==> v24 <==
==> flow/design.v (excerpt) <==
module ALU_TOP #(parameter wid =16,parameter MB=32)   
  (
   input  wire [wid-1:0] A,
   input  wire [wid-1:0] B,
   input  wire [3:0]     alu_fun,
   input  wire           clk,
   input  wire           rest,
   output wire  [wid-1:0]  ari_out,   
   output wire            carry_out,
   output wire            ari_flag,
   output wire  [wid-1:0] log_out,
   output wire            log_flag,
   output wire  [wid-1:0] cmp_out,
   output wire            cmp_flag,
   output wire  [wid-1:0] shift_out,
   output wire            shift_flag
   ); 
  wire  AR_EN,LO_EN,CM_EN,SH_EN; 
  wire [1:0]  ms,ls;
  assign ms=alu_fun[1:0];
  assign ls=alu_fun[3:2];
  ari_unit U_arithmatic (
  .A(A),
  .B(B),
  .clk(clk),
  .rest(rest),
  .alu_fun(ms),
  .ari_EN(AR_EN),
  .ari_out(ari_out),
  .carry_out(carry_out),
  .ari_flag(ari_flag)
  );
  cmp_unit U_compare (
  .A(A),
  .B(B),
  .clk(clk),
  .rest(rest),
  .alu_fun(ms),
  .cmp_EN(CM_EN),
  .cmp_out(cmp_out),
  .cmp_flag(cmp_flag)
  );
  log_unit U_logic (
  .A(A),
  .B(B),
  .clk(clk),
  .rest(rest),
  .alu_fun(ms),
  .log_EN(LO_EN),
  .log_out(log_out),
  ...
make LEC_CHECK=0 ABC_AREA=1 CAP_MARGIN=20 CORE_MARGIN=2 CORE_UTILIZATION=62 CTS_CLUSTER_DIAMETER=168 CTS_CLUSTER_SIZE=99 SLEW_MARGIN=20 TNS_END_PERCENT=10 finish   # period 19.1 ns
run.sh (not shown) runs the stock make flow with config.mk's settings and CLKGATE_MAP_FILE=.
==> v7 (differences from v24) <==
Settings changed: ABC_AREA 1 to unset, CORE_UTILIZATION 62 to 70, CTS_CLUSTER_DIAMETER 168 to 232, CTS_CLUSTER_SIZE 99 to 33, MAX_ROUTING_LAYER set to met4, PLACE_DENSITY set to 0.65, TNS_END_PERCENT 10 to 5.
==> flow/constraint.sdc (replaced) <==
create_clock -name core_clock -period 29.4 [get_ports {clk}]
set_input_delay 5.8800 -clock core_clock [delete_from_list [all_inputs] [get_ports {clk}]]
set_output_delay 5.8800 -clock core_clock [all_outputs]
set_load 0.01 [all_outputs]
==> v6 (differences from v24) <==
Settings changed: ABC_AREA 1 to unset, CORE_UTILIZATION 62 to 40, CTS_CLUSTER_DIAMETER 168 to unset, CTS_CLUSTER_SIZE 99 to unset, PLACE_DENSITY_LB_ADDON set to 0.23, SETUP_SLACK_MARGIN set to 5.0, TNS_END_PERCENT 10 to unset.
==> flow/constraint.sdc (replaced) <==
create_clock -name core_clock -period 35.0 [get_ports {clk}]
set_input_delay 7.0000 -clock core_clock [delete_from_list [all_inputs] [get_ports {clk}]]
set_output_delay 7.0000 -clock core_clock [all_outputs]
set_load 0.01 [all_outputs]
==> v27 (differences from v24) <==
Settings changed: ABC_AREA 1 to unset, CORE_UTILIZATION 62 to 66, CTS_CLUSTER_DIAMETER 168 to 232, CTS_CLUSTER_SIZE 99 to unset, MAX_ROUTING_LAYER set to met4, TNS_END_PERCENT 10 to 5.
==> flow/constraint.sdc (replaced) <==
create_clock -name core_clock -period 29.4 [get_ports {clk}]
set_input_delay 5.8800 -clock core_clock [delete_from_list [all_inputs] [get_ports {clk}]]
set_output_delay 5.8800 -clock core_clock [all_outputs]
set_load 0.01 [all_outputs]
==> results <==
- Worst hold slack: v27 is higher than v24 (2.1 ns).
- Power, lowest first: v6, v27, v24.
- Setup slack, lowest first: v24, v27, v6.
- Synthesized area: v7 is lower than v24 (about 2.8%).
- v27 completed and failed the layout checks on negative setup slack. v7 failed in global routing. v24 completed and failed the layout checks on negative setup slack. v6 ran to the end with no violations.
- Sequential cell count is the same in v24 and v6.
- Critical path depth: v6 < v27 < v24.
- Of v24 and v27, v24 has the higher via count (gap about 9%, measured against v27).
- Clock-buffer cell count: v24 is lower than v27 (1).
- The highest sequential power belongs to v24, the lowest to v6.

---

==> run Y <==
==> flow/design.v <==
module ari_unit #(parameter width =16,parameter MSB=32)  
(      input      [width-1:0] A,
       input      [width-1:0] B,
       input                  clk,
       input                  rest,
       input      [1:0]       alu_fun,
       input                  ari_EN,
       output reg [width-1:0] ari_out,  
       output reg             carry_out,
       output reg             ari_flag
       );
       reg  [width-1:0] ari_out_reg;  
 always @(posedge clk or negedge rest)  
       begin 
         if(!rest)
        ari_out <='b0;
      else
          ari_out <=ari_out_reg;
       end  
 always @(*)
      begin 
        carry_out=1'b0;
        ari_flag=1'b0;
        ari_out_reg='b0;
        if(ari_EN)
          begin
          case(alu_fun)    
          2'b00: begin
                 { carry_out,ari_out_reg}=A+B;
                  ari_flag=1'b1;
                  end 
          2'b01:begin
                {carry_out,ari_out_reg}=A-B;                  
                 ari_flag=1'b1;
                end                               
          2'b10:begin
                ari_out_reg=A*B;
                ari_flag=1'b1;
                end                                 
          2'b11:begin
                if(B=='b0)
                  ari_out_reg={width{1'b1}};  
                else
                  ari_out_reg=A/B;
                ari_flag=1'b1;
               end                   
          default: ari_out_reg='b0; 
          endcase
        end  
        else
            begin
            ari_out_reg='b0;
            end   
      end
  endmodule   
module cmp_unit #(parameter width =16)  
(      input      [width-1:0] A,
       input      [width-1:0] B,
       input                  clk,
       input                  rest,
       input      [1:0]       alu_fun,
       input                  cmp_EN,
       output reg [width-1:0] cmp_out,
       output reg             cmp_flag
       );
       reg [width-1:0]  cmp_out_reg; 
 always @(posedge clk or negedge rest)   
       begin 
         if(!rest)
        cmp_out <='b0;
      else
          cmp_out <=cmp_out_reg;
       end  
 always @(*)
      begin 
        cmp_flag=1'b0;
        cmp_out_reg=1'b0;
        if(cmp_EN)
          begin
              case(alu_fun)    
              2'b00: begin
                        cmp_out_reg='b0;
                        cmp_flag=1'b1;
                     end                                       
              2'b01:begin
                     if(A==B)
                       begin
                        cmp_out_reg='b1;
                        cmp_flag=1'b1;
                       end 
                      else
                        begin
                        cmp_out_reg='b0;
                        end
                    end
              2'b10:begin
                     if(A>B)
                       begin
                        cmp_out_reg='b10;
                        cmp_flag=1'b1;
                       end 
                      else
                        begin
                        cmp_out_reg='b0;
                        end
                    end
              2'b11:begin
                     if(A<B)
                       begin
                        cmp_out_reg='b11;
                        cmp_flag=1'b1;
                       end 
                      else
                        begin
                        cmp_out_reg='b0;
                        end
                    end
              default: cmp_out_reg='b0; 
              endcase
       end        
       else
          begin
          cmp_out_reg='b0;
          end 
      end
  endmodule   
module log_unit #(parameter width =16)  
(      input      [width-1:0] A,
       input      [width-1:0] B,
       input                  clk,
       input                  rest,
       input      [1:0]       alu_fun,
       input                  log_EN,
       output reg [width-1:0] log_out,
       output reg             log_flag
       );
       reg  [width-1:0] log_out_reg; 
 always @(posedge clk or negedge rest)   
       begin 
         if(!rest)
        log_out <=1'b0;
      else
          log_out <=log_out_reg;
       end  
 always @(*)
      begin 
        log_flag=1'b0;
        log_out_reg='b0;
        if(log_EN)
        begin  
             case(alu_fun)    
             2'b00: begin                    
                        log_out_reg=A&B;
                        log_flag=1'b1;
                    end                                     
            2'b01:begin     
                        log_out_reg=A|B;
                        log_flag=1'b1;
                   end     
            2'b10:begin                  
                        log_out_reg=~(A&B);
                        log_flag=1'b1;
                  end                    
           2'b11:begin           
                        log_out_reg=~(A|B);
                        log_flag=1'b1;
                 end                  
           default: log_out_reg='b0; 
          endcase  
        end
        else
            begin
            log_out_reg='b0;
            end
      end      
  endmodule   
module shift_unit #(parameter width =16)  
(      input      [width-1:0] A,
       input      [width-1:0] B,
       input                  clk,
       input                  rest,
       input      [1:0]       alu_fun,
       input                  shift_EN,
       output reg [(width*2)-1:0] shift_out,
       output reg             shift_flag
       );
       reg  [(width*2)-1:0]  shift_out_reg; 
 always @(posedge clk or negedge rest)   
       begin 
         if(!rest)
        shift_out <='b0;
      else
          shift_out <=shift_out_reg;
       end  
 always @(*)
      begin 
        shift_flag=1'b0;
        shift_out_reg='b0;
        if(shift_EN)
          begin
          case(alu_fun)    
              2'b00:begin              
                        shift_out_reg=A>>1;
                        shift_flag=1'b1;
                    end                                   
              2'b01:begin
                        shift_out_reg=A<<1;
                        shift_flag=1'b1;
                    end                 
              2'b10:begin
                        shift_out_reg=B>>1;
                        shift_flag=1'b1;
                    end 
              2'b11:begin   
                        shift_out_reg=B<<1;
                        shift_flag=1'b1;
                    end 
             default: shift_out_reg='b0; 
             endcase  
          end
          else
             begin
             shift_out_reg='b0;
             end
      end       
  endmodule   
module dec_unit   
(     
       input           [1:0]     alu_fun,
       output    reg             ari_EN,
       output    reg             log_EN,
       output    reg             cmp_EN,
       output    reg             shift_EN
       );
 always @(*)  
       begin 
       ari_EN=1'b0;
       log_EN=1'b0;
       cmp_EN=1'b0;
       shift_EN=1'b0;
       casex(alu_fun)
         2'b00:ari_EN=1'b1;
         2'b11:shift_EN=1'b1;
         2'b10:cmp_EN=1'b1;
         2'b01:log_EN=1'b1;
         default: begin
                   ari_EN=1'b0;
                   log_EN=1'b0;
                   cmp_EN=1'b0;
                   shift_EN=1'b0;
                  end
       endcase           
       end         
endmodule 
module ALU_TOP #(parameter wid =16,parameter MB=32)   
  (
   input  wire [wid-1:0] A,
   input  wire [wid-1:0] B,
   input  wire [3:0]     alu_fun,
   input  wire           clk,
   input  wire           rest,
   output wire  [wid-1:0]  ari_out,   
   output wire            carry_out,
   output wire            ari_flag,
   output wire  [wid-1:0] log_out,
   output wire            log_flag,
   output wire  [wid-1:0] cmp_out,
   output wire            cmp_flag,
   output wire  [wid-1:0] shift_out,
   output wire            shift_flag
   ); 
  wire  AR_EN,LO_EN,CM_EN,SH_EN; 
  wire [1:0]  ms,ls;
  assign ms=alu_fun[1:0];
  assign ls=alu_fun[3:2];
  ari_unit U_arithmatic (
  .A(A),
  .B(B),
  .clk(clk),
  .rest(rest),
  .alu_fun(ms),
  .ari_EN(AR_EN),
  .ari_out(ari_out),
  .carry_out(carry_out),
  .ari_flag(ari_flag)
  );
  cmp_unit U_compare (
  .A(A),
  .B(B),
  .clk(clk),
  .rest(rest),
  .alu_fun(ms),
  .cmp_EN(CM_EN),
  .cmp_out(cmp_out),
  .cmp_flag(cmp_flag)
  );
  log_unit U_logic (
  .A(A),
  .B(B),
  .clk(clk),
  .rest(rest),
  .alu_fun(ms),
  .log_EN(LO_EN),
  .log_out(log_out),
  .log_flag(log_flag)
  );
  shift_unit U_shift (
  .A(A),
  .B(B),
  .clk(clk),
  .rest(rest),
  .alu_fun(ms),
  .shift_EN(SH_EN),
  .shift_out(shift_out),
  .shift_flag(shift_flag)
  );
  dec_unit U_decoder (
  .alu_fun(ls),
  .cmp_EN(CM_EN),
  .ari_EN(AR_EN),
  .shift_EN(SH_EN),
  .log_EN(LO_EN)
  );
endmodule 
==> flow/run.sh <==
#!/bin/bash
# the make line also repeats each setting of config.mk as NAME=value (left out here)
make -C /OpenROAD-flow-scripts/flow DESIGN_CONFIG=/design/flow/config.mk WORK_HOME=/design/flow/orfs CLKGATE_MAP_FILE= finish
==> flow/config.mk <==
export PLATFORM = sky130hd
export DESIGN_NAME = ALU_TOP
export DESIGN_NICKNAME = ALU_TOP
export VERILOG_FILES = /design/flow/design.v
export SDC_FILE = /design/flow/constraint.sdc
export NUM_CORES = 4
export LEC_CHECK = 0
export ABC_AREA = 1
export CAP_MARGIN = 20
export CORE_MARGIN = 2
export CORE_UTILIZATION = 71
export PLACE_DENSITY = 0.39
export SLEW_MARGIN = 20
==> flow/constraint.sdc <==
create_clock -name core_clock -period 15.2 [get_ports {clk}]
set_input_delay 3.0400 -clock core_clock [delete_from_list [all_inputs] [get_ports {clk}]]
set_output_delay 3.0400 -clock core_clock [all_outputs]
set_load 0.01 [all_outputs]
==> run K (differences from run Y) <==
Settings changed: ABC_AREA 1 to default, CORE_UTILIZATION 71 to 58, PLACE_DENSITY 0.39 to default, TNS_END_PERCENT from default to 5.
==> flow/constraint.sdc (replaced) <==
create_clock -name core_clock -period 29.4 [get_ports {clk}]
set_input_delay 5.8800 -clock core_clock [delete_from_list [all_inputs] [get_ports {clk}]]
set_output_delay 5.8800 -clock core_clock [all_outputs]
set_load 0.01 [all_outputs]
==> run A (differences from run Y) <==
Settings changed: TNS_END_PERCENT from default to 5.
==> results <==
Run A ended with an error in global routing (5_1_grt), error GRT-0116. Run Y died in clock tree synthesis (4_1_cts). Run K produced a layout that fails on negative setup slack. Die area is the same in run Y and run A. Against run Y, the area after synthesis of run K is smaller by about 2.8%. In run K the synthesized cell count is lower than in run Y, by 17%.
Power figures rest on the tool's default switching activity, not on a simulated workload.
